==> flow/design.v <==
`timescale 1ns / 1ps
module div_iter (
  input div_clk,
  input resetn,
  input div,
  input div_signed,
  input [31:0] x,
  input [31:0] y,
  output [31:0]s,
  output [31:0] r,
  output reg complete
  );
  wire s_sign;
  wire r_sign;
  wire [31:0] x_abs;
  wire [31:0] y_abs;
  assign s_sign = div_signed ? (x[31] ^ y[31]) : 1'b0;
  assign r_sign = div_signed ? x[31] : 1'b0;
  assign x_abs  = div_signed ? (x[31] ? ~x + 32'd1 : x) : x;
  assign y_abs  = div_signed ? (y[31] ? ~y + 32'd1 : y) : y;
  wire [63:0] op_x_tmp;
  wire [32:0] op_x_high;
  wire        op_x_update;
  wire [32:0] sub_res;
  wire [31:0] r_tmp;
  wire [31:0] s_tmp1;
  reg  [63:0] op_x;
  reg  [32:0] op_y;
  reg  [5:0]  count;
  reg  [31:0] s_tmp;
  always @ ( posedge div_clk )
  begin
    if(!resetn)
    begin
      complete <= 1'b0;
      count    <= 6'd0;
      s_tmp    <= 32'd0;
    end
    else if(div&&!complete)
    begin
      if(count == 6'd0)
      begin
        op_x <= {32'd0,x_abs};
        op_y <= {1'b0,y_abs};
      end
      else if(op_x_update)
      begin
        op_x <= {sub_res,op_x_tmp[30:0]};
      end
      else if(!op_x_update)
        op_x <= op_x_tmp;
      count <= count == 6'd32 ? 6'd0 : count + 6'd1;
      complete <= count == 6'd32 ? 1'b1 : complete;
      s_tmp <= {s_tmp1[31:1],op_x_update};
    end
    else if(complete)
      complete <= 1'b0;
  end
assign s_tmp1 = (count == 6'd0) ? s_tmp : s_tmp << 1;
assign op_x_tmp = (count == 6'd0 || count == 6'd1) ? op_x : op_x << 1;
assign op_x_high = op_x_tmp[63:31];
assign sub_res = op_x_high + ~op_y + 1;
assign op_x_update = ~sub_res[32];
assign r_tmp = complete ? op_x[62:31] : 32'd0;
assign s = div_signed ? (s_sign ? ~s_tmp + 32'd1 : s_tmp) : s_tmp;
assign r = div_signed ? (r_sign ? ~r_tmp + 32'd1 : r_tmp) : r_tmp;
endmodule  
clock: 2.95 ns
lec_check: 0
abc_area: 0
cap_margin: 15
cell_pad_in_sites_detail_placement: 2
cell_pad_in_sites_global_placement: 1
core_margin: 2
core_utilization: 40
cts_cluster_diameter: 97
cts_cluster_size: 32
gpl_routability_driven: 0
place_density_lb_addon: 0.28
setup_slack_margin: 0.46
slew_margin: 20
tns_end_percent: 40
run.sh (not shown) runs the stock make flow with config.mk's settings and CLKGATE_MAP_FILE=.
The first run never finished: it broke off in detailed placement.
Rerun with:
ABC_AREA = unset   (was 0)
CAP_MARGIN = 25   (was 15)
CELL_PAD_IN_SITES_GLOBAL_PLACEMENT = unset   (was 1)
CTS_CLUSTER_DIAMETER = 338   (was 97)
CTS_CLUSTER_SIZE = unset   (was 32)
PLACE_DENSITY_LB_ADDON = unset   (was 0.28)
SETUP_SLACK_MARGIN = unset   (was 0.46)
TNS_END_PERCENT = 75   (was 40)
clock period = 5.0 ns   (was 2.95 ns; I/O delays follow)
Result: Now the flow reached the layout checks and failed them: setup timing; synthesized area does not change; die area does not change; synthesized cell count does not change.
Rerun with:
CAP_MARGIN = 20   (was 25)
CELL_PAD_IN_SITES_DETAIL_PLACEMENT = unset   (was 2)
CTS_CLUSTER_DIAMETER = unset   (was 338)
GPL_ROUTABILITY_DRIVEN = unset   (was 0)
TNS_END_PERCENT = unset   (was 75)
After rerunning: Now the flow passed the timing, DRC and antenna checks; combinational power goes down by a quarter to a third; sequential cell count is unchanged; worst setup slack improves by 0.52 ns; wire length went down by well over a third; final area came out lower slightly; total power came out lower by about a fifth; clock power went down by about a fifth; maximum frequency increases by roughly a tenth; count of clock-buffer cells in the layout grows by 1; sequential power is lower by a few percent.
Rerun with:
GPL_ROUTABILITY_DRIVEN = 0   (was unset)
PLACE_DENSITY = 0.47   (was unset)
Result:
- non-clock buffer count climbs by 1
- via count goes down by about 1.8%
- register-to-register slack stays flat
- wire length grows by about 0.36%
- worst setup slack got worse by 0.048 ns

---

RTL: the design.v shown in full above, as it stands there.
clock: 2.62 ns
lec_check: 0
cap_margin: 20
core_margin: 2
core_utilization: 58
slew_margin: 20
The first run reached the layout checks and failed them: setup timing.
Next try:
--- a/flow/config.mk
+++ b/flow/config.mk
@@ -10 +10 @@
-export CORE_UTILIZATION = 58
+export CORE_UTILIZATION = 53
==> flow/constraint.sdc (replaced) <==
create_clock -name core_clock -period 4.72 [get_ports {div_clk}]
set_input_delay 0.9440 -clock core_clock [delete_from_list [all_inputs] [get_ports {div_clk}]]
set_output_delay 0.9440 -clock core_clock [all_outputs]
set_load 0.01 [all_outputs]
=> Now the flow finished clean; setup slack is better by 2.2 ns; sequential power falls by 45%; critical path depth fell by 12.
Next try:
--- a/flow/config.mk
+++ b/flow/config.mk
@@ -10 +10,3 @@
-export CORE_UTILIZATION = 53
+export CORE_UTILIZATION = 72
+export CTS_CLUSTER_SIZE = 36
+export HOLD_SLACK_MARGIN = 0.3
==> flow/constraint.sdc (replaced) <==
create_clock -name core_clock -period 4.13 [get_ports {div_clk}]
set_input_delay 0.8260 -clock core_clock [delete_from_list [all_inputs] [get_ports {div_clk}]]
set_output_delay 0.8260 -clock core_clock [all_outputs]
set_load 0.01 [all_outputs]
The changed run stopped in global routing (5_1_grt).
Synthesized area is unchanged.
Die area shrinks by 26%.
Synthesized cell count does not change.
Next try:
--- a/flow/config.mk
+++ b/flow/config.mk
@@ -10,3 +10 @@
-export CORE_UTILIZATION = 72
-export CTS_CLUSTER_SIZE = 36
-export HOLD_SLACK_MARGIN = 0.3
+export CORE_UTILIZATION = 56
==> flow/constraint.sdc (replaced) <==
create_clock -name core_clock -period 1.89 [get_ports {div_clk}]
set_input_delay 0.3780 -clock core_clock [delete_from_list [all_inputs] [get_ports {div_clk}]]
set_output_delay 0.3780 -clock core_clock [all_outputs]
set_load 0.01 [all_outputs]
=> The changed run aborted during global routing (5_1_grt), error DPL-0038; synthesized area is unchanged; die area is higher by 28%; synthesized cell count is unchanged.
Next try:
--- a/flow/config.mk
+++ b/flow/config.mk
@@ -10 +10 @@
-export CORE_UTILIZATION = 56
+export CORE_UTILIZATION = 40
==> flow/constraint.sdc (replaced) <==
create_clock -name core_clock -period 4.72 [get_ports {div_clk}]
set_input_delay 0.9440 -clock core_clock [delete_from_list [all_inputs] [get_ports {div_clk}]]
set_output_delay 0.9440 -clock core_clock [all_outputs]
set_load 0.01 [all_outputs]
This time the run ran to the end with no violations.
Synthesized area is unchanged.
Die size rises by 39%.
Synthesized cell count does not change.
Next try:
--- a/flow/config.mk
+++ b/flow/config.mk
@@ -10 +10,2 @@
-export CORE_UTILIZATION = 40
+export CORE_UTILIZATION = 72
+export PLACE_DENSITY = 0.92
==> flow/constraint.sdc (replaced) <==
create_clock -name core_clock -period 4.4 [get_ports {div_clk}]
set_input_delay 0.8800 -clock core_clock [delete_from_list [all_inputs] [get_ports {div_clk}]]
set_output_delay 0.8800 -clock core_clock [all_outputs]
set_load 0.01 [all_outputs]
Outcome: The new run completed and failed the layout checks on setup timing. Power went up by about a fifth. Cell count went down by a little under a tenth. Critical path depth went up by 1. Hold slack is better by 0.014 ns. Combinational power went up by a quarter to a third. Wire length went up by well over a third. Area after synthesis does not change. Clock-buffer cell count went up by 2.

---

== job 7272 ==
// div_iter: RTL as listed in full above, without the edits since
clock: 7.6 ns
lec_check: 0
abc_area: 1
cap_margin: 20
cell_pad_in_sites_detail_placement: 2
cell_pad_in_sites_global_placement: 1
core_aspect_ratio: 0.5
core_margin: 2
core_utilization: 48
cts_cluster_diameter: 122
cts_cluster_size: 45
gpl_routability_driven: 1
gpl_timing_driven: 1
max_routing_layer: met5
min_routing_layer: met1
place_density: 0.4
setup_slack_margin: 1.2
slew_margin: 30
tns_end_percent: 30
In the summary table, job 7272 is marked failed, with error DPL-0033 raised in detailed placement (3_5_place_dp).
[inputs] job 3235 vs job 7272
Settings: removing TNS_END_PERCENT (formerly 30); removing CTS_CLUSTER_SIZE (formerly 45); removing GPL_TIMING_DRIVEN (formerly 1); changing CORE_UTILIZATION from 48 to 72; changing SLEW_MARGIN from 30 to 20; removing CELL_PAD_IN_SITES_GLOBAL_PLACEMENT (formerly 1); removing CELL_PAD_IN_SITES_DETAIL_PLACEMENT (formerly 2); changing CTS_CLUSTER_DIAMETER from 122 to 205; removing SETUP_SLACK_MARGIN (formerly 1.2); changing PLACE_DENSITY from 0.4 to 0.81; removing MIN_ROUTING_LAYER (formerly met1); removing GPL_ROUTABILITY_DRIVEN (formerly 1); removing CORE_ASPECT_RATIO (formerly 0.5); removing MAX_ROUTING_LAYER (formerly met5); changing the clock period (ns, I/O delays scaled along) from 7.6 to 4.4.
Notes after the runs:
Summary of job 7272 and job 3235: one run falls short of a clean finish, namely job 7272. Tool error DPL-0033 stopped job 7272 during detailed placement (3_5_place_dp); no final results. Job 3235 and job 7272 ended up with nearly the same post-synthesis simple-gate area fraction. As far as portion of the post-synthesis area used by sequential elements goes, job 7272 and job 3235 are indistinguishable; the numbers are identical. Reported for job 3235 and job 7272, chip area estimate from yosys synthesis turned out identical to the last digit. The effective utilization at floorplan in job 3235 was higher than what job 7272 gave. Job 3235 ended up with a lower overall chip area than job 7272 did. Taking job 7272 over job 3235, the last weighted congestion value of the routability-driven placer ratio works out to 0.933. In job 3235 relative to job 7272, horizontal die dimension had gone down by more than a quarter. Job 3235 — floorplan die height 17 um higher, job 7272 as reference. On compound-gate portion of the synthesized area, job 3235 and job 7272 are basically level. Taking job 7272 as the reference, in job 3235 standard-cell row count rose 6; core area lower.
Setup changes, job 3235 to job 6996
Settings: CTS_CLUSTER_DIAMETER now 373, was 205; CTS_CLUSTER_SIZE now 95, previously not set; PLACE_DENSITY now 0.38, was 0.81; SETUP_SLACK_MARGIN now 0.12, previously not set; the clock period (ns, I/O delays scaled along) now 1.71, was 4.4.
## What came out
- Job 6996: DPL-0038 in detailed placement (3_5_place_dp) -> run aborted
- Comparing job 3235 against job 6996, there is no change at all in I/O pin count.
- Re synthesized cell count: no difference whatsoever between job 6996 and job 3235.
- Yosys cell count: job 3235 vs job 6996 — no meaningful difference
- Job 3235 and job 6996 ended up with roughly the same yosys-reported design area after synthesis.
- Comparing job 3235 against job 6996, there is no change at all in overall die height.
- Diff job 3235..job 6996 | synthesized cell area | unchanged
- Synthesis-stage register bit count: job 6996 vs job 3235 identical
- | pre-placement core utilization | job 6996 vs job 3235 | ≈ equal |
- Complex-gate fraction of the synthesized area came out exactly the same in job 3235 and job 6996.
- In job 6996, the weighted congestion reported at the end of routability-driven placement came out 4.4% above the value in job 3235.
- Number of rows created at floorplan: job 6996 vs job 3235, no meaningful difference
--- input diff job 6996..job 8229 ---
Settings: CTS_CLUSTER_DIAMETER now 205, was 373; PLACE_DENSITY now 0.37, was 0.38; MAX_ROUTING_LAYER now met4, previously not set; CTS_CLUSTER_SIZE no longer set, was 95; SETUP_SLACK_MARGIN no longer set, was 0.12; the clock period (ns, I/O delays scaled along) now 3.42, was 1.71.
Results
- [compare] base=job 6996 new=job 8229: initial core utilization now sits at about the same level, mean post-synth cell area now sits at about the same level, simple-gate share of the synthesized area now sits at about the same level, die outline height now sits at about the same level, post-synthesis adder-cell area fraction now sits at about the same level.
- Diff job 6996..job 8229 | synthesized instance count | negligible
- Die width delta (job 6996 -> job 8229): insignificant
- Job 8229: final RePlAce weighted congestion lower than job 6996
- Seen in the log of job 8229: DPL-0038 during global routing (5_1_grt), after which the run never completed.
- Re post-synthesis net count: no difference whatsoever between job 8229 and job 6996.

---

the reference run:
// div_iter: RTL as listed in full above, without the edits since
Settings: LEC_CHECK=0, CAP_MARGIN=20, CORE_ASPECT_RATIO=1.38, CORE_MARGIN=7, CORE_UTILIZATION=40, CTS_CLUSTER_DIAMETER=314, CTS_CLUSTER_SIZE=46, SLEW_MARGIN=20, TNS_END_PERCENT=5; clock period 5.0 ns.
Input changes introduced in the trial run (baseline for comparison: the reference run):
Settings: a deleted CORE_ASPECT_RATIO that had been 1.38; a deleted TNS_END_PERCENT that had been 5; a change of CTS_CLUSTER_SIZE from 46 to 36; a deleted CTS_CLUSTER_DIAMETER that had been 314; a change of CORE_UTILIZATION from 40 to 68; a change of CORE_MARGIN from 7 to 2; a change of the clock period (ns, I/O delays scaled along) from 5.0 to 4.13.
==> results <==
- Global-route usage (the trial run over the reference run): increase, 17 points
- Comparing fraction of power spent switching nets for the reference run and the trial run, the smaller number came from the reference run.
- To summarise the trial run: no stage aborted, but the layout did not pass its checks, failing on negative setup slack.
- Relative to the reference run, the number of fillers in the final layout measured on the trial run has decreased by more than half.

---

Setup of run 1:
RTL: the design.v shown in full above, as it stands there.
export LEC_CHECK = 0
export ABC_AREA = 0
export CAP_MARGIN = 20
export CELL_PAD_IN_SITES_GLOBAL_PLACEMENT = 0
export CORE_ASPECT_RATIO = 0.5
export CORE_MARGIN = 8
export CORE_UTILIZATION = 45
export CTS_CLUSTER_DIAMETER = 238
export CTS_CLUSTER_SIZE = 80
export GPL_ROUTABILITY_DRIVEN = 0
export GPL_TIMING_DRIVEN = 1
export HOLD_SLACK_MARGIN = 0.13
export PLACE_DENSITY = 0.39
export SETUP_SLACK_MARGIN = 0.12
export SLEW_MARGIN = 20
export TNS_END_PERCENT = 40
create_clock -name core_clock -period 4.04 [get_ports {div_clk}]
## Diff of input files: run 2 against run 1
# run 1
export LEC_CHECK = 0
export ABC_AREA = 0
export CAP_MARGIN = 20
export CELL_PAD_IN_SITES_GLOBAL_PLACEMENT = 0
export CORE_ASPECT_RATIO = 0.5
export CORE_MARGIN = 8
export CORE_UTILIZATION = 45
export CTS_CLUSTER_DIAMETER = 238
export CTS_CLUSTER_SIZE = 80
export GPL_ROUTABILITY_DRIVEN = 0
export GPL_TIMING_DRIVEN = 1
export HOLD_SLACK_MARGIN = 0.13
export PLACE_DENSITY = 0.39
export SETUP_SLACK_MARGIN = 0.12
export SLEW_MARGIN = 20
export TNS_END_PERCENT = 40
create_clock -name core_clock -period 4.04 [get_ports {div_clk}]
# run 2
export LEC_CHECK = 0
export ABC_AREA = 0
export CAP_MARGIN = 20
export CELL_PAD_IN_SITES_GLOBAL_PLACEMENT = 0
export CORE_ASPECT_RATIO = 1.23
export CORE_MARGIN = 2
export CORE_UTILIZATION = 72
export CTS_CLUSTER_DIAMETER = 250
export CTS_CLUSTER_SIZE = 72
export GPL_ROUTABILITY_DRIVEN = 0
export GPL_TIMING_DRIVEN = 1
export HOLD_SLACK_MARGIN = 0.13
export PLACE_DENSITY_LB_ADDON = 0.0
export SETUP_SLACK_MARGIN = 0.18
export SLEW_MARGIN = 20
export TNS_END_PERCENT = 40
create_clock -name core_clock -period 2.09 [get_ports {div_clk}]
[summary]
Run 2 did not make it past detailed placement (3_5_place_dp), where a tool error ended it.
From run 1 to run 2, synthesized area did not move at all.
Changes observed in run 2 relative to run 1: count of input and output buffers now sits at about the same level; total cells reported by yosys after synthesis now sits at about the same level; number of rows in the core area now sits higher; placeable core region now sits lower.
Chip height, run 2 vs run 1: up by more than 10%
Number of nets at floorplan: run 2 vs run 1 identical
Delta (run 2 minus run 1): area enclosed by the die boundary moved down, fraction of the core area occupied by cells at floorplan moved up.
Input-level comparison between run 3 and run 2:
# run 2
export LEC_CHECK = 0
export ABC_AREA = 0
export CAP_MARGIN = 20
export CELL_PAD_IN_SITES_GLOBAL_PLACEMENT = 0
export CORE_ASPECT_RATIO = 1.23
export CORE_MARGIN = 2
export CORE_UTILIZATION = 72
export CTS_CLUSTER_DIAMETER = 250
export CTS_CLUSTER_SIZE = 72
export GPL_ROUTABILITY_DRIVEN = 0
export GPL_TIMING_DRIVEN = 1
export HOLD_SLACK_MARGIN = 0.13
export PLACE_DENSITY_LB_ADDON = 0.0
export SETUP_SLACK_MARGIN = 0.18
export SLEW_MARGIN = 20
export TNS_END_PERCENT = 40
create_clock -name core_clock -period 2.09 [get_ports {div_clk}]
# run 3
export LEC_CHECK = 0
export ABC_AREA = 1
export CAP_MARGIN = 20
export CELL_PAD_IN_SITES_GLOBAL_PLACEMENT = 0
export CORE_ASPECT_RATIO = 1.23
export CORE_MARGIN = 2
export CORE_UTILIZATION = 70
export CTS_CLUSTER_SIZE = 80
export GPL_ROUTABILITY_DRIVEN = 0
export GPL_TIMING_DRIVEN = 1
export HOLD_SLACK_MARGIN = 0.29
export PLACE_DENSITY_LB_ADDON = 0.15
export SLEW_MARGIN = 20
export TNS_END_PERCENT = 40
create_clock -name core_clock -period 4.49 [get_ports {div_clk}]
==> comparison <==
In run 3, area of the mapped netlist is higher than in run 2.
Run 3: no failed stages, no open violations at the end
Comparing run 2 and run 3, the higher instance tally after logic synthesis was measured on run 3.
Per the comparison of run 3 with run 2, cell total in the yosys stat output increased 516; post-synth area from yosys stat increased 13%.
Power figures rest on the tool's default switching activity, not on a simulated workload.
